==> flow/design.v (excerpt) <==
module bolt_exec(
    input logic clk,
    input logic rst,  
    input logic [31:0] instr,  
    input logic [31:0] rs1,  
    input logic [31:0] rs2,  
    input logic [31:0] pc,  
    output logic [31:0] result,  
    output logic [31:0] next_pc,  
    output logic branch,  
    output logic reg_wr,  
    output logic mem_wr,  
    output logic mem_rd  
);
Settings: LEC_CHECK=0, ABC_AREA=1, CAP_MARGIN=5, CORE_ASPECT_RATIO=0.5, CORE_MARGIN=9, CORE_UTILIZATION=50, CTS_CLUSTER_SIZE=74, GPL_TIMING_DRIVEN=0, MAX_ROUTING_LAYER=met5, SLEW_MARGIN=20, TNS_END_PERCENT=100; clock period 6.5 ns.
run.sh (not shown) runs the stock make flow with config.mk's settings and CLKGATE_MAP_FILE=.
The starting point reached the layout checks and failed them: setup timing.
==> next run, changes <==
ABC_AREA = unset   (was 1)
CAP_MARGIN = 20   (was 5)
CORE_ASPECT_RATIO = unset   (was 0.5)
CORE_MARGIN = 2   (was 9)
CORE_UTILIZATION = 40   (was 50)
CTS_CLUSTER_SIZE = unset   (was 74)
GPL_TIMING_DRIVEN = unset   (was 0)
MAX_ROUTING_LAYER = unset   (was met5)
SETUP_SLACK_MARGIN = -0.46   (was unset)
TNS_END_PERCENT = unset   (was 100)
clock period = 4.5 ns   (was 6.5 ns; I/O delays follow)
The changed run finished but fails on setup timing.
Via count went up by 20%.
Cell area went up by 42%.
Total power increases by 90%.
Critical path depth drops by 10.
Worst setup slack gets worse by 0.37 ns.
Die area increases by 13%.
Core utilization grows by 4.6 points.
Clock-buffer cell count is higher by 1.
Sequential share of layout area goes down by 1.4 points.
Combinational power grows by 100%.
==> next run, changes <==
SETUP_SLACK_MARGIN = 1.03   (was -0.46)
TNS_END_PERCENT = 5   (was unset)
clock period = 6.5 ns   (was 4.5 ns; I/O delays follow)
The new run finished with timing, DRC and antenna clean.
Combinational power goes down by about 40%.
Register-to-register slack is better by 2.0 ns.
Via count decreases by 9.6%.
Final cell count fell by about 15%.
Final area went down by 20%.
Non-clock buffer count is lower by 957.
Worst setup slack improves by 1.5 ns.
Global-route usage decreases by 2.0 points.
Synthesized area stays the same.
Power falls by about 40%.
==> next run, changes <==
CORE_ASPECT_RATIO = 0.5   (was unset)
CORE_MARGIN = 9   (was 2)
CORE_UTILIZATION = 28   (was 40)
PLACE_DENSITY = 0.42   (was unset)
SETUP_SLACK_MARGIN = 0.5   (was 1.03)
TNS_END_PERCENT = unset   (was 5)
Via count is higher by 0.74%; power grows by 8.7%; first-iteration DRC count is lower by 4.8%; die area increases by 57%; register-to-register slack degrades by 0.07 ns; clock-buffer cell count drops by 3; synthesized cell count is unchanged.

---

bolt_exec again, from the RTL that the note above started with.
==> flow/design.v (excerpt) <==
module bolt_exec(
    input logic clk,
    input logic rst,  
    input logic [31:0] instr,  
    input logic [31:0] rs1,  
    input logic [31:0] rs2,  
    input logic [31:0] pc,  
    output logic [31:0] result,  
    output logic [31:0] next_pc,  
    output logic branch,  
    output logic reg_wr,  
    output logic mem_wr,  
    output logic mem_rd  
);
    logic cmem_wr, cbr, cmem_rd, creg_wr, cmem_reg, cop_b;
    logic [2:0] cop_a;
    logic [5:0] calu_op;
    logic i_type, r_type, s_type, sb_type, u_type, uj_type;
    logic [31:0] imm;
    logic cond;
    control u_control (
        .op_cc(instr[6:0]), .fun3_c(instr[14:12]), .fun7_c(instr[31:25]), .calu_br(cond),
        .cmem_wr(cmem_wr), .cbr(cbr), .cmem_rd(cmem_rd), .creg_wr(creg_wr), .cmem_reg(cmem_reg),
        .calu_op(calu_op), .cop_a(cop_a), .cop_b(cop_b),
        .i_type(i_type), .r_type(r_type), .s_type(s_type), .sb_type(sb_type), .u_type(u_type),
        .uj_type(uj_type)
    );
    imm_gen u_imm_gen (.instr(instr), .imm(imm));
    alu u_alu (
        .clk(clk), .rst(rst), .aop_a(rs1), .aop_b(rs2), .aimm(imm), .alu_op(calu_op), .apc(pc),
        .cond(cond), .branch(branch), .result(result)
    );
    ifu u_ifu (
        .ibranch(cbr), .i_typej(calu_op == 6'd39), .sb_type(sb_type), .uj_type(calu_op == 6'd40),
        .iop_a(rs1), .imm(imm), .pci(pc), .clk(clk), .rst(rst), .pc(next_pc)
    );
    always_ff @(posedge clk) begin
  ...
clock: 2.8 ns
lec_check: 0
cap_margin: 20
core_margin: 2
core_utilization: 72
cts_cluster_diameter: 387
cts_cluster_size: 91
place_density: 0.37
setup_slack_margin: 0.5
slew_margin: 20
tns_end_percent: 5
The starting point ended with an error in 3_5_place_dp (DPL-0038).
==> next run, changes <==
--- a/flow/config.mk
+++ b/flow/config.mk
@@ -10,4 +10 @@
-export CORE_UTILIZATION = 72
-export CTS_CLUSTER_DIAMETER = 387
-export CTS_CLUSTER_SIZE = 91
-export PLACE_DENSITY = 0.37
+export CORE_UTILIZATION = 28
@@ -16 +12,0 @@
-export TNS_END_PERCENT = 5
==> flow/constraint.sdc (replaced) <==
create_clock -name core_clock -period 6.5 [get_ports {clk}]
set_input_delay 1.3000 -clock core_clock [delete_from_list [all_inputs] [get_ports {clk}]]
set_output_delay 1.3000 -clock core_clock [all_outputs]
set_load 0.01 [all_outputs]
Effect: With this change the flow went through all stages and came out clean. Synthesized cell count does not change. Synthesized area is unchanged. Die area climbs to 2.5 times its value.
==> next run, changes <==
--- a/flow/config.mk
+++ b/flow/config.mk
@@ -10 +10 @@
-export CORE_UTILIZATION = 28
+export CORE_UTILIZATION = 50
==> flow/constraint.sdc (replaced) <==
create_clock -name core_clock -period 5.64 [get_ports {clk}]
set_input_delay 1.1280 -clock core_clock [delete_from_list [all_inputs] [get_ports {clk}]]
set_output_delay 1.1280 -clock core_clock [all_outputs]
set_load 0.01 [all_outputs]
What happened:
- The new run died in 5_1_grt on GRT-0116
- synthesized cell count stays the same
- die area went down by 44%
- area after synthesis does not change
==> next run, changes <==
--- a/flow/config.mk
+++ b/flow/config.mk
@@ -11 +11 @@
-export SETUP_SLACK_MARGIN = 0.5
+export SETUP_SLACK_MARGIN = -0.46
@@ -12,0 +13 @@
+export TNS_END_PERCENT = 5
==> flow/constraint.sdc (replaced) <==
create_clock -name core_clock -period 4.5 [get_ports {clk}]
set_input_delay 0.9000 -clock core_clock [delete_from_list [all_inputs] [get_ports {clk}]]
set_output_delay 0.9000 -clock core_clock [all_outputs]
set_load 0.01 [all_outputs]
The new run stopped in 5_1_grt, error GRT-0116.
Die area does not change.
Synthesized cell count stays the same.
Area after synthesis does not change.

---

Setup of nickel:
bolt_exec again, from the RTL that the note above started with.
make LEC_CHECK=0 ABC_AREA=1 CAP_MARGIN=20 CORE_MARGIN=2 CORE_UTILIZATION=72 CTS_CLUSTER_DIAMETER=198 CTS_CLUSTER_SIZE=14 PLACE_DENSITY_LB_ADDON=0.27 SETUP_SLACK_MARGIN=0.91 SLEW_MARGIN=20 finish   # period 5.2 ns
Status(nickel) = ERROR, stage = 4_1_cts
#### Input delta (willow over nickel)
==> flow/config.mk <==
export PLATFORM = sky130hd
export DESIGN_NAME = bolt_exec
export DESIGN_NICKNAME = bolt_exec
export VERILOG_FILES = /design/flow/design.v
export SDC_FILE = /design/flow/constraint.sdc
export NUM_CORES = 4
export LEC_CHECK = 0
export CAP_MARGIN = 20
export CORE_MARGIN = 2
export CORE_UTILIZATION = 40
export SETUP_SLACK_MARGIN = -0.79
export SLEW_MARGIN = 20
==> flow/constraint.sdc <==
create_clock -name core_clock -period 8.16 [get_ports {clk}]
set_input_delay 1.6320 -clock core_clock [delete_from_list [all_inputs] [get_ports {clk}]]
set_output_delay 1.6320 -clock core_clock [all_outputs]
set_load 0.01 [all_outputs]
willow finished all stages; the layout is clean.
The higher net count after synthesis came out of nickel.
willow vs nickel — total instance count after detailed placement dropped 15%.
Detailed-placement wirelength estimate came out higher on willow than on nickel.
Taking nickel as the reference, in willow area fraction in full adders, half adders and majority gates down 0.45 points, mux contribution to synthesized area up 4.5 points, synthesized area up 3.6%.
Summary of willow over nickel: share of synthesized cell area in and, or, nand and nor gates now sits lower, worst setup timing slack at the placement stage has increased, yosys-reported design area after synthesis has increased, number of instances in the synthesized netlist went down by 843.
Inputs modified between willow and xenon:
diff --git a/flow/config.mk b/flow/config.mk
--- a/flow/config.mk
+++ b/flow/config.mk
@@ -8,5 +8,6 @@
 export CAP_MARGIN = 20
 export CORE_MARGIN = 2
-export CORE_UTILIZATION = 40
-export SETUP_SLACK_MARGIN = -0.79
+export CORE_UTILIZATION = 50
+export SETUP_SLACK_MARGIN = 0.5
 export SLEW_MARGIN = 20
+export TNS_END_PERCENT = 35
==> flow/constraint.sdc <==
create_clock -name core_clock -period 5.64 [get_ports {clk}]
set_input_delay 1.1280 -clock core_clock [delete_from_list [all_inputs] [get_ports {clk}]]
set_output_delay 1.1280 -clock core_clock [all_outputs]
set_load 0.01 [all_outputs]
Results
- No stage failed in willow, and the final checks on the layout all came back clean.
- xenon is listed as incomplete: the tool reported an error in 5_1_grt and the run ended there.
- Compared with willow, in xenon floorplan-stage core utilization shows an increase of 10 points, number of gates resized after cts up 160, weighted congestion reported at the end of routability-driven placement grew by about 19%.
> inputs changed (xenon -> onyx)
diff --git a/flow/config.mk b/flow/config.mk
--- a/flow/config.mk
+++ b/flow/config.mk
@@ -8,6 +8,8 @@
 export CAP_MARGIN = 20
 export CORE_MARGIN = 2
-export CORE_UTILIZATION = 50
+export CORE_UTILIZATION = 28
+export CTS_CLUSTER_DIAMETER = 225
+export CTS_CLUSTER_SIZE = 52
 export SETUP_SLACK_MARGIN = 0.5
 export SLEW_MARGIN = 20
-export TNS_END_PERCENT = 35
+export TNS_END_PERCENT = 5
==> flow/constraint.sdc <==
create_clock -name core_clock -period 6.5 [get_ports {clk}]
set_input_delay 1.3000 -clock core_clock [delete_from_list [all_inputs] [get_ports {clk}]]
set_output_delay 1.3000 -clock core_clock [all_outputs]
set_load 0.01 [all_outputs]
--- outcome ---
onyx | status: complete | timing, DRC, antenna: pass. The floorplan die width reported for onyx is greater than that of xenon by 33%. Delta (onyx minus xenon): final weighted congestion in routability-driven placement has decreased, die boundary height has increased, placed instance count has increased. In onyx the detailed placer's ending HPWL turned out about 32% higher than in xenon.

---

bolt_exec again, from the RTL that the note above started with.
Settings: LEC_CHECK=0, CAP_MARGIN=20, CELL_PAD_IN_SITES_DETAIL_PLACEMENT=2, CORE_MARGIN=2, CORE_UTILIZATION=28, CTS_CLUSTER_SIZE=53, HOLD_SLACK_MARGIN=0.19, MAX_ROUTING_LAYER=met4, MIN_ROUTING_LAYER=met2, PLACE_DENSITY_LB_ADDON=0.13, SETUP_SLACK_MARGIN=0.5, SLEW_MARGIN=0; clock period 3.64 ns.
The starting point died in clock tree synthesis, error DPL-0033.
Next try:
Settings changed: CELL_PAD_IN_SITES_DETAIL_PLACEMENT 2 to not set, CORE_UTILIZATION 28 to 40, CTS_CLUSTER_SIZE 53 to not set, HOLD_SLACK_MARGIN 0.19 to not set, MAX_ROUTING_LAYER met4 to not set, MIN_ROUTING_LAYER met2 to not set, PLACE_DENSITY_LB_ADDON 0.13 to not set, SLEW_MARGIN 0 to 20.
Clock period 3.64 ns to 6.72 ns, I/O delays scaled along.
Outcome:
- The new run finished with timing, DRC and antenna clean
- die area went down by a quarter to a third
- synthesized cell count stays the same
- area after synthesis stays the same
Next try:
Settings changed: CORE_UTILIZATION 40 to 27.
Clock period 6.72 ns to 6.11 ns, I/O delays scaled along.
Effect: Via count climbs by 0.64%; core utilization drops by 11 points; worst setup slack is better by 290 ps; routed wire length climbs by 17%; total power climbs by 19%; final cell count climbs by 17%; synthesized area is unchanged; clock power drops by about 1%.
Next try:
Settings changed: CORE_UTILIZATION 27 to 28, CTS_CLUSTER_DIAMETER set to 224, CTS_CLUSTER_SIZE set to 52, TNS_END_PERCENT set to 5.
Clock period 6.11 ns to 6.5 ns, I/O delays scaled along.
Total power shrinks by 9.3%.
Wire length falls by 3.9%.
Worst setup slack degrades by 64 ps.
Clock-buffer cell count rises by 3.
Global-route usage falls by 0.63 points.
Clock skew is unchanged.
Utilization came out lower by 0.99 points.
Die area falls by 3.5%.
Register-to-register slack gains 280 ps.
Critical path depth shrinks by 2.
Next try:
Settings changed: CORE_UTILIZATION 28 to 58, CTS_CLUSTER_DIAMETER 224 to not set, CTS_CLUSTER_SIZE 52 to not set, SETUP_SLACK_MARGIN 0.5 to 1.49.
Clock period 6.5 ns to 7.99 ns, I/O delays scaled along.
Effect: The new run failed in global routing. Area after synthesis does not change. Synthesized cell count is unchanged. Die area goes down by well over a third.
Next try:
Settings changed: SETUP_SLACK_MARGIN 1.49 to -0.53, TNS_END_PERCENT 5 to not set.
Clock period 7.99 ns to 5.39 ns, I/O delays scaled along.
Result: The changed run aborted during global routing (GRT-0116); area after synthesis stays the same; die size does not change; synthesized cell count does not change.

---

v6:
Starting RTL as in the previous note.
## bolt_exec
module bolt_exec(
    input logic clk,
    input logic rst,  
    input logic [31:0] instr,  
    input logic [31:0] rs1,  
    input logic [31:0] rs2,  
    input logic [31:0] pc,  
    output logic [31:0] result,  
    output logic [31:0] next_pc,  
    output logic branch,  
    output logic reg_wr,  
    output logic mem_wr,  
    output logic mem_rd  
);
    logic cmem_wr, cbr, cmem_rd, creg_wr, cmem_reg, cop_b;
    logic [2:0] cop_a;
    logic [5:0] calu_op;
    logic i_type, r_type, s_type, sb_type, u_type, uj_type;
    logic [31:0] imm;
    logic cond;
    control u_control (
        .op_cc(instr[6:0]), .fun3_c(instr[14:12]), .fun7_c(instr[31:25]), .calu_br(cond),
        .cmem_wr(cmem_wr), .cbr(cbr), .cmem_rd(cmem_rd), .creg_wr(creg_wr), .cmem_reg(cmem_reg),
        .calu_op(calu_op), .cop_a(cop_a), .cop_b(cop_b),
        .i_type(i_type), .r_type(r_type), .s_type(s_type), .sb_type(sb_type), .u_type(u_type),
        .uj_type(uj_type)
    );
    imm_gen u_imm_gen (.instr(instr), .imm(imm));
    alu u_alu (
        .clk(clk), .rst(rst), .aop_a(rs1), .aop_b(rs2), .aimm(imm), .alu_op(calu_op), .apc(pc),
        .cond(cond), .branch(branch), .result(result)
    );
    ifu u_ifu (
        .ibranch(cbr), .i_typej(calu_op == 6'd39), .sb_type(sb_type), .uj_type(calu_op == 6'd40),
        .iop_a(rs1), .imm(imm), .pci(pc), .clk(clk), .rst(rst), .pc(next_pc)
    );
    always_ff @(posedge clk) begin
        if (rst == 1'b1)begin
            reg_wr <= 1'b0;
            mem_wr <= 1'b0;
            mem_rd <= 1'b0;
        end
        else begin
            reg_wr <= creg_wr;
            mem_wr <= cmem_wr;
            mem_rd <= cmem_rd;
        end
    end
endmodule
Settings: LEC_CHECK=0, CAP_MARGIN=15, CELL_PAD_IN_SITES_DETAIL_PLACEMENT=2, CORE_MARGIN=9, CORE_UTILIZATION=28, CTS_CLUSTER_SIZE=53, HOLD_SLACK_MARGIN=0.19, MAX_ROUTING_LAYER=met4, MIN_ROUTING_LAYER=met2, PLACE_DENSITY_LB_ADDON=0.13, SLEW_MARGIN=10, TNS_END_PERCENT=95; clock period 3.64 ns.
v6 terminated abnormally: clock tree synthesis reported DPL-0033.
The inputs of v7 differ from those of v6 as listed below.
Settings: CORE_UTILIZATION changed from 28 to 52; SLEW_MARGIN changed from 10 to 20; PLACE_DENSITY_LB_ADDON removed (was 0.13); SETUP_SLACK_MARGIN newly set to 0.5; CORE_MARGIN changed from 9 to 2; MAX_ROUTING_LAYER removed (was met4); HOLD_SLACK_MARGIN removed (was 0.19); CTS_CLUSTER_SIZE removed (was 53); CAP_MARGIN changed from 15 to 20; MIN_ROUTING_LAYER removed (was met2); TNS_END_PERCENT removed (was 95); CELL_PAD_IN_SITES_DETAIL_PLACEMENT removed (was 2); the clock period (ns, I/O delays scaled along) changed from 3.64 to 6.72.
[summary]
- Each of v7 and v6 falls short of a clean finish.
- The log for v7 ends in global routing with error GRT-0116, so the run never completed.
- The synthesized flop and latch total on v6 is in line with that on v7.
- As far as chip area from the yosys synthesis statistics goes, v7 and v6 are indistinguishable; the numbers are identical.
- On v7: estimated wirelength of the detail-placed design is 120 mm lower than what v6 gave.
- In v7 relative to v6, cell area after placement had gone down by more than a quarter.
- Post-placement setup slack in v7 is 2.67 ns higher than in v6
No activity file was given, so power comes from the tool's default toggle rates.
